==> inputs of wip/garnet <==
## AProject2
module AProject2(led,lednext,switch,switchnext,btn, clk, rst, a, b, c, d, e, f, g, an
    );
clock: 21.6 ns
lec_check: 0
cap_margin: 20
core_margin: 2
core_utilization: 40
slew_margin: 20
run.sh (not shown) runs the stock make flow with config.mk's settings and CLKGATE_MAP_FILE=.
==> wip/maple: changes against wip/garnet <==
- ABC_AREA: default -> 1
- CAP_MARGIN: 20 -> 10
- CELL_PAD_IN_SITES_GLOBAL_PLACEMENT: default -> 0
- CORE_UTILIZATION: 40 -> 66
- CTS_CLUSTER_DIAMETER: default -> 209
- GPL_ROUTABILITY_DRIVEN: default -> 0
- HOLD_SLACK_MARGIN: default -> -0.1
- MAX_ROUTING_LAYER: default -> met4
- MIN_ROUTING_LAYER: default -> met1
- PLACE_DENSITY_LB_ADDON: default -> 0.01
- SETUP_SLACK_MARGIN: default -> 3.67
==> flow/constraint.sdc (replaced) <==
create_clock -name core_clock -period 12.7 [get_ports {clk}]
set_input_delay 2.5400 -clock core_clock [delete_from_list [all_inputs] [get_ports {clk}]]
set_output_delay 2.5400 -clock core_clock [all_outputs]
set_load 0.01 [all_outputs]
==> wip/ember: changes against wip/garnet <==
- CORE_UTILIZATION: 40 -> 58
- SETUP_SLACK_MARGIN: default -> 3.2
==> flow/constraint.sdc (replaced) <==
create_clock -name core_clock -period 12.0 [get_ports {clk}]
set_input_delay 2.4000 -clock core_clock [delete_from_list [all_inputs] [get_ports {clk}]]
set_output_delay 2.4000 -clock core_clock [all_outputs]
set_load 0.01 [all_outputs]
==> wip/lagoon: changes against wip/garnet <==
- ABC_AREA: default -> 1
- CELL_PAD_IN_SITES_DETAIL_PLACEMENT: default -> 1
- CELL_PAD_IN_SITES_GLOBAL_PLACEMENT: default -> 2
- CORE_ASPECT_RATIO: default -> 1.15
- CORE_UTILIZATION: 40 -> 28
- CTS_CLUSTER_DIAMETER: default -> 229
- GPL_TIMING_DRIVEN: default -> 0
==> flow/constraint.sdc (replaced) <==
create_clock -name core_clock -period 20.6 [get_ports {clk}]
set_input_delay 4.1200 -clock core_clock [delete_from_list [all_inputs] [get_ports {clk}]]
set_output_delay 4.1200 -clock core_clock [all_outputs]
set_load 0.01 [all_outputs]
==> Changelog: implementation <==
## Flow update

* PwrDens at between 50 and 60 nW/um2
* FP Core Util at 0.282
* Vias per inst at between 5 and 6
* Outcome: complete, no violations
* Die X at 266 um
* # Cells Yosys at ~3,900
* Peak VDD IR at approximately 0.057 mV
* Storage cell area at 4460 um2
* Inserted Clock Buffers at 31
* Clk Latency, worst-skew pair at between 600 and 700 ps
* Routed vias at 26,700
* Tool warning count at 36
* Final core occ at 0.316
* Global Route met3 Usage at 0.0208
* Number of logic gates at 3,007
* TritonRoute pass-1 iters at 5
* Slew @ Worst Pin at around 1200 ps
(the above is from wip/lagoon)
==> Changelog: implementation <==
### Changed

* GRT busiest layer: met2
* Inserted Clock Buffers at 25
* GR Util met1 at 0.718
* Outcome: aborted with a tool error
* MUX share of area at 0.0323
* Global Route met3 Usage at 0.482
* Top non-seq family: simple AND/OR/NAND/NOR gates
* Number of port buffers at 32
* Die X at around 180 um
* Halt Stage: global routing
* Synth top cells by count: nor2_1 (347), nand2_1 (333), dfxtp_1 (223), a21oi_1 (154), xnor2_1 (141)
* Tool error: [ERROR GRT-0232] Routing congestion too high. Check the congestion heatmap in the GUI.
* # Cells Yosys at about 2,600
(the above is from wip/ember)
==> Changelog: implementation <==
## Flow update

* Vias per inst at between 6 and 7
* FP Core Util at 0.674
* PwrDens at approximately 87 nW/um2
* Number of logic gates at 3,011
* Routed vias at about 30,000
* Storage cell area at between 4000 and 5000 um2
* Tool warning count at 37
* # Cells Yosys at around 3,900
* Slew @ Worst Pin at roughly 1200 ps
* Peak VDD IR at between 0.1 and 0.15 mV
* Inserted Clock Buffers at 27
* Outcome: complete, no violations
* Global Route met3 Usage at 0.0970
* Final core occ at 0.826
* Clk Latency, worst-skew pair at around 600 ps
(the above is from wip/maple)
==> Changelog: implementation <==
## Flow update

* Inserted Clock Buffers at 29
* Vias per inst at 6.41
* Peak VDD IR at 0.0665 mV
* Final core occ at 0.444
* Routed vias at 20,200
* Global Route met3 Usage at 0.0479
* PwrDens at around 48 nW/um2
* Storage cell area at between 4000 and 5000 um2
* Number of logic gates at between 2,000 and 2,500
* # Cells Yosys at approximately 2,600
* Outcome: complete, no violations
* FP Core Util at 0.405
* TritonRoute pass-1 iters at 9
* Slew @ Worst Pin at around 1100 ps
(the above is from wip/garnet)

========
==> run E: inputs <==
==> flow/design.v <==
`timescale 1ns / 1ps
module AProject2(led,lednext,switch,switchnext,btn, clk, rst, a, b, c, d, e, f, g, an
    );
input [3:0] btn; 
input [4:0] switch;
input [2:0] switchnext;
input clk; 
input rst;                                   
output a, b, c, d, e, f, g;  
output [3:0] an; 
output [4:0] led;
output [2:0] lednext;
reg a, b, c, d, e, f, g;  
reg [3:0] an;
reg slow_clock;
integer i;
integer count;
integer led_count;
integer guess;
integer guess_count;
integer guess_count2;
integer guess_count3;
reg countPL1;
reg countPL2;
reg countPL2values;
reg tempcount;
reg equaltemp;
reg freeze;
reg switchnextcount;
reg [4:0] led;
reg [2:0] lednext;
reg [4:0] dig;
reg [5:0] button0;
reg [5:0] button1;
reg [5:0] button2;
reg [5:0] button3;
reg [5:0] player1_0;
reg [5:0] player1_1;
reg [5:0] player1_2;
reg [5:0] player1_3;
reg [5:0] player2_0;
reg [5:0] player2_1;
reg [5:0] player2_2;
reg [5:0] player2_3;
reg [19:0] player1_full;
reg [19:0] player2_full;
wire slow_tick = (count > 900) && (slow_clock == 1'b0);
always @(posedge clk) 
begin
	if (rst)
	begin
		count<=0;
		slow_clock<=0;
	end
	else if (count > 900)
	begin
		count<=1;
		slow_clock<=~slow_clock;
	end
	else
		count<=count+1;
end
always @(posedge clk) 
if (rst)
begin
	a=0; b=0; c=0; d=0; e=0; f=0; g=0;
	an=0; led=0; lednext=0; dig=0;
	led_count=0;
	guess=0; guess_count=0; guess_count2=0; guess_count3=0;
	countPL1=0; countPL2=0; countPL2values=0;
	tempcount=0; equaltemp=0; freeze=0; switchnextcount=0;
	button0=0; button1=0; button2=0; button3=0;
	player1_0=0; player1_1=0; player1_2=0; player1_3=0;
	player2_0=0; player2_1=0; player2_2=0; player2_3=0;
	player1_full=0; player2_full=0;
end
else if (slow_tick)
begin
	if(freeze==0)
	begin
		led=switch;
		lednext=switchnext;
	end
	if (switch[4] == 0)                                 
	begin
		an=4'b 1111;
		button0=5'b00000;							
		button1=5'b10001;							
		button2=5'b00001;							
		button3=5'b00100;	
		countPL1=0;
		countPL2=0;
		countPL2values=0;
		tempcount=0;
		equaltemp=0;
		freeze=0;
		guess=0;
		guess_count=0;
		guess_count2=0;
		guess_count3=0;			
		player1_0=0;
		player1_1=0;
		player1_2=0;
		player1_3=0;
		player2_0=0;
		player2_1=0;
		player2_2=0;
		player2_3=0;
		player1_full=0;
		player2_full=0;			
	end
   else
		if(freeze==1)
		begin
			if (led_count > 5000) 
			begin 
				led_count=0;
				led=~led; 
				lednext=~lednext;
			end 
			led_count = led_count+1; 
		end
		if(switchnext[2]==1)								 
		begin
			if(switchnextcount==0)
			begin
				button0=player2_0;
				button1=player2_1;
				button2=player2_2;
				button3=player2_3;
				switchnextcount=1;
			end	
		end
		else
		begin
		switchnextcount=0;
		end
	 	if(switchnext[1]==0)									 
		begin
			if(countPL1==0)
			begin
				button0=5'b00000;
				button1=5'b10001;
				button2=5'b00001;
				button3=5'b00100;	
				countPL1=1;
				countPL2=0;
			end
		end
      begin 
			case (an)
				4'b 1110: an=4'b 1101;	
				4'b 1101: an=4'b 1011;  
				4'b 1011: an=4'b 0111;
				4'b 0111: an=4'b 1110;
				4'b 1111:an=4'b 0111;				
				default: an=1111; 
			endcase
			case (an)
				4'b 0111:  
				begin
					if(btn == 4'b0001)
					begin
						if(freeze==0)
						begin
							button0=switch;
							dig=button0;  
						end			
					end
					else
					begin
						dig=button0;
					end
				end
				4'b 1011: 
				begin
					if(btn == 4'b0010)
					begin
						if(freeze==0)
						begin								
							button1=switch;
							dig=button1;
						end
					end
					else
					begin
						dig=button1;
					end
				end	 
				4'b 1101: 
				begin
					if(btn == 4'b0100)
					begin
						if(freeze==0)
						begin								
							button2=switch;
							dig=button2;
						end
					end
					else
					begin
						dig=button2;
					end
				end
				4'b1110:  
				begin
					if(btn == 4'b1000)
					begin
						if(freeze==0)
						begin
							button3=switch;
							dig=button3;
						end
					end
					else
					begin
						dig=button3;
					end	
				end
			endcase
			if(switchnext[1]==1)														 
			begin
				if(countPL2==0)
				begin
					player1_0=button0;						     					 
					player1_1=button1;
					player1_2=button2;
					player1_3=button3;
					player1_full[4:0]=player1_0;
					player1_full[9:5]=player1_1;
					player1_full[14:10]=player1_2;
					player1_full[19:15]=player1_3;
					button0=5'b00000;
					button1=5'b10010;
					button2=5'b00001;
					button3=5'b00100;	
					countPL1=0;
					countPL2=1;
				end
				if(switchnext[0]==1)													 
				begin
					if(countPL2values==0)
					begin					
						player2_0=button0;						     					 
						player2_1=button1;
						player2_2=button2;
						player2_3=button3;
						player2_full[4:0]=player2_0;
						player2_full[9:5]=player2_1;
						player2_full[14:10]=player2_2;
						player2_full[19:15]=player2_3;								
						countPL2values=1;
					end
				end
				if(switchnext[0]==0)													 
				begin
					if(countPL2values==1)
					begin
						if(player2_full < player1_full)     					 
						begin
							button0=5'b 00000;
							button1=5'b 00011;
							button2=5'b 00001;
							button3=5'b 10010;
							guess=guess+1;
							countPL2values=0;
						end
						if(player2_full > player1_full)      					 
						begin
							button0=5'b 00000;
							button1=5'b 00101;
							button2=5'b 00010;
							button3=5'b 10010;
							guess=guess+1;
							countPL2values=0;
						end
						if(player2_full == player1_full)
						begin
							if(equaltemp==0)
							begin
								guess=guess+1;
								equaltemp=1;
							end
							if(guess>=1000 && guess<10000)
							begin
								guess=guess-1000;
								guess_count3=guess_count3+1;
							end												
							if(guess>=100 && guess<1000)
							begin
								guess=guess-100;
								guess_count2=guess_count2+1;
							end
							if(guess>=10 && guess<100)
							begin
								guess=guess-10;
								guess_count=guess_count+1;													
							end
							if(guess<10)
							begin
								if(tempcount==0)
								begin
									guess=guess+16;
									guess_count=guess_count+16;
									guess_count2=guess_count2+16;
									guess_count3=guess_count3+16;														
									tempcount=1;
								end
								button0=guess;
								button1=guess_count;
								button2=guess_count2;
								button3=guess_count3;
								led=0;
								lednext=0;
								countPL2values=0;
								freeze=1;
							end
						end											
					end
				end
			end
		end
		case (dig) 
		  5'b11111:  begin   
							a=0; b=1; c=1; d=1; e=0; f=0; g=0;  
						 end
		  5'b11110:  begin    
							a=0; b=1; c=1; d=0; e=0; f=0; g=0;  
						 end
		  5'b11101:  begin   
							a=1; b=0; c=0; d=0; e=0; f=1; g=0;  
						 end
		  5'b11100:  begin    
							a=0; b=1; c=1; d=0; e=0; f=0; g=1;  
						 end
		  5'b11011:  begin    
							a=1; b=1; c=0; d=0; e=0; f=0; g=0;  
						 end
		  5'b11010:  begin    
							a=0; b=0; c=0; d=1; e=0; f=0; g=0;  
						 end
		  5'b11001:  begin    
							a=0; b=0; c=0; d=1; e=1; f=0; g=0;  
						 end
		  5'b11000:  begin    
							a=0; b=0; c=0; d=0; e=0; f=0; g=0;  
						 end
		  5'b10111:  begin   
							a=0; b=0; c=0; d=1; e=1; f=1; g=1;  
						 end
		  5'b10110:  begin    
							a=0; b=1; c=0; d=0; e=0; f=0; g=0;  
						 end	
		  5'b10101:  begin    
							a=0; b=1; c=0; d=0; e=1; f=0; g=0;  
						 end
		  5'b10100:  begin    
							a=1; b=0; c=0; d=1; e=1; f=0; g=0;  
						 end
		  5'b10011:  begin    
							a=0; b=0; c=0; d=0; e=1; f=1; g=0;  
						 end 
		  5'b10010:  begin     
							a=0; b=0; c=1; d=0; e=0; f=1; g=0;    
						 end 
		  5'b10001:  begin     
							a=1; b=0; c=0; d=1; e=1; f=1; g=1;  
						 end 
		  5'b10000:  begin    
							a=0; b=0; c=0; d=0; e=0; f=0; g=1;  
						 end 
		  5'b00001:  begin    
							a=1; b=1; c=1; d=0; e=0; f=0; g=1;     
						 end
		  5'b00010:  begin    
							a=1; b=0; c=0; d=1; e=0; f=0; g=0;     
						 end	
		  5'b00011:  begin    
							a=1; b=1; c=0; d=0; e=0; f=1; g=0;     
						 end			 
		  5'b00100:  begin    
							a=0; b=0; c=1; d=1; e=0; f=0; g=0;     
						 end
		  5'b00101:  begin    
							a=1; b=1; c=1; d=1; e=0; f=1; g=1;     
						 end
		  5'b00110:  begin    
							a=1; b=0; c=0; d=0; e=0; f=0; g=1;     
						 end
		  5'b00111:  begin    
							a=0; b=1; c=0; d=0; e=1; f=0; g=1;     
						 end
		  5'b01000:  begin    
							a=1; b=0; c=0; d=0; e=1; f=0; g=0;     
						 end					 
		  5'b00000:  begin    
							a=1; b=1; c=1; d=1; e=1; f=1; g=1;      
						 end 	
		  default:  begin    
							a=1; b=1; c=1; d=1; e=1; f=1; g=1;  
						end 
		endcase 
	end
endmodule
==> flow/run.sh <==
#!/bin/bash
# the make line also repeats each setting of config.mk as NAME=value (left out here)
make -C /OpenROAD-flow-scripts/flow DESIGN_CONFIG=/design/flow/config.mk WORK_HOME=/design/flow/orfs CLKGATE_MAP_FILE= finish
==> flow/config.mk <==
export PLATFORM = sky130hd
export DESIGN_NAME = AProject2
export DESIGN_NICKNAME = AProject2
export VERILOG_FILES = /design/flow/design.v
export SDC_FILE = /design/flow/constraint.sdc
export NUM_CORES = 4
export LEC_CHECK = 0
export CAP_MARGIN = 15
export CORE_MARGIN = 2
export CORE_UTILIZATION = 51
export SLEW_MARGIN = 20
==> flow/constraint.sdc <==
create_clock -name core_clock -period 17.3 [get_ports {clk}]
set_input_delay 3.4600 -clock core_clock [delete_from_list [all_inputs] [get_ports {clk}]]
set_output_delay 3.4600 -clock core_clock [all_outputs]
set_load 0.01 [all_outputs]
==> run F: changes against run E <==
--- a/flow/config.mk
+++ b/flow/config.mk
@@ -5,7 +5,13 @@
 export SDC_FILE = /design/flow/constraint.sdc
 export NUM_CORES = 4
 export LEC_CHECK = 0
-export CAP_MARGIN = 15
+export ABC_AREA = 0
+export CAP_MARGIN = 40
+export CELL_PAD_IN_SITES_GLOBAL_PLACEMENT = 1
 export CORE_MARGIN = 2
-export CORE_UTILIZATION = 51
+export CORE_UTILIZATION = 70
+export CTS_CLUSTER_DIAMETER = 209
+export MAX_ROUTING_LAYER = met5
+export MIN_ROUTING_LAYER = met1
+export SETUP_SLACK_MARGIN = -0.67
 export SLEW_MARGIN = 20
==> flow/constraint.sdc (replaced) <==
create_clock -name core_clock -period 11.1 [get_ports {clk}]
set_input_delay 2.2200 -clock core_clock [delete_from_list [all_inputs] [get_ports {clk}]]
set_output_delay 2.2200 -clock core_clock [all_outputs]
set_load 0.01 [all_outputs]
==> run C: changes against run E <==
--- a/flow/config.mk
+++ b/flow/config.mk
@@ -5,7 +5,14 @@
 export SDC_FILE = /design/flow/constraint.sdc
 export NUM_CORES = 4
 export LEC_CHECK = 0
+export ABC_AREA = 0
 export CAP_MARGIN = 15
+export CELL_PAD_IN_SITES_GLOBAL_PLACEMENT = 0
 export CORE_MARGIN = 2
-export CORE_UTILIZATION = 51
+export CORE_UTILIZATION = 72
+export CTS_CLUSTER_DIAMETER = 234
+export HOLD_SLACK_MARGIN = 0.28
+export MAX_ROUTING_LAYER = met5
+export MIN_ROUTING_LAYER = met1
+export SETUP_SLACK_MARGIN = -0.67
 export SLEW_MARGIN = 20
==> flow/constraint.sdc (replaced) <==
create_clock -name core_clock -period 10.5 [get_ports {clk}]
set_input_delay 2.1000 -clock core_clock [delete_from_list [all_inputs] [get_ports {clk}]]
set_output_delay 2.1000 -clock core_clock [all_outputs]
set_load 0.01 [all_outputs]
==> impl_metrics.toml <==
# yosys + openroad results
[status]
status = "aborted with a tool error"
stop_stage = "global placement without I/O"
error_line = "[ERROR GPL-0301] Utilization 113.200 % exceeds 100%."

[floorplanning]
fp_util_pct = 71.0
core_area_mm2 = 0.0260
num_rows = 59
die_width_um = 166
That was run F.
==> impl_metrics.toml <==
# yosys + openroad results
[floorplanning]
num_rows = 58
fp_util_pct = 73.2
die_width_um = 164
core_area_mm2 = 0.0252

[placed_design]
place.port_buffers = 32

[yosys]
ys_seq_share_pct = 24.2
top_cell_area_share_pct = 24.2
ys_sh_mux_pct = 3.23
synth_warnings = 1

[status]
stop_stage = "clock tree synthesis"
error_line = "[ERROR DPL-0038] Utilization greater than 100%, impossible to legalize"
status = "aborted with a tool error"
That was run C.
==> impl_metrics.toml <==
# yosys + openroad results
[pwr]
power_leakage_nw = 7.30

[worst_hold_path]
hold_end = "a$_SDFFE_PP0P_"

[floorplanning]
fp_util_pct = 51.8
die_width_um = 194
core_area_mm2 = 0.0356

[status]
status = "no timing/DRC/antenna violations"

[route]
first_iter_violations = 3249
That was run E.
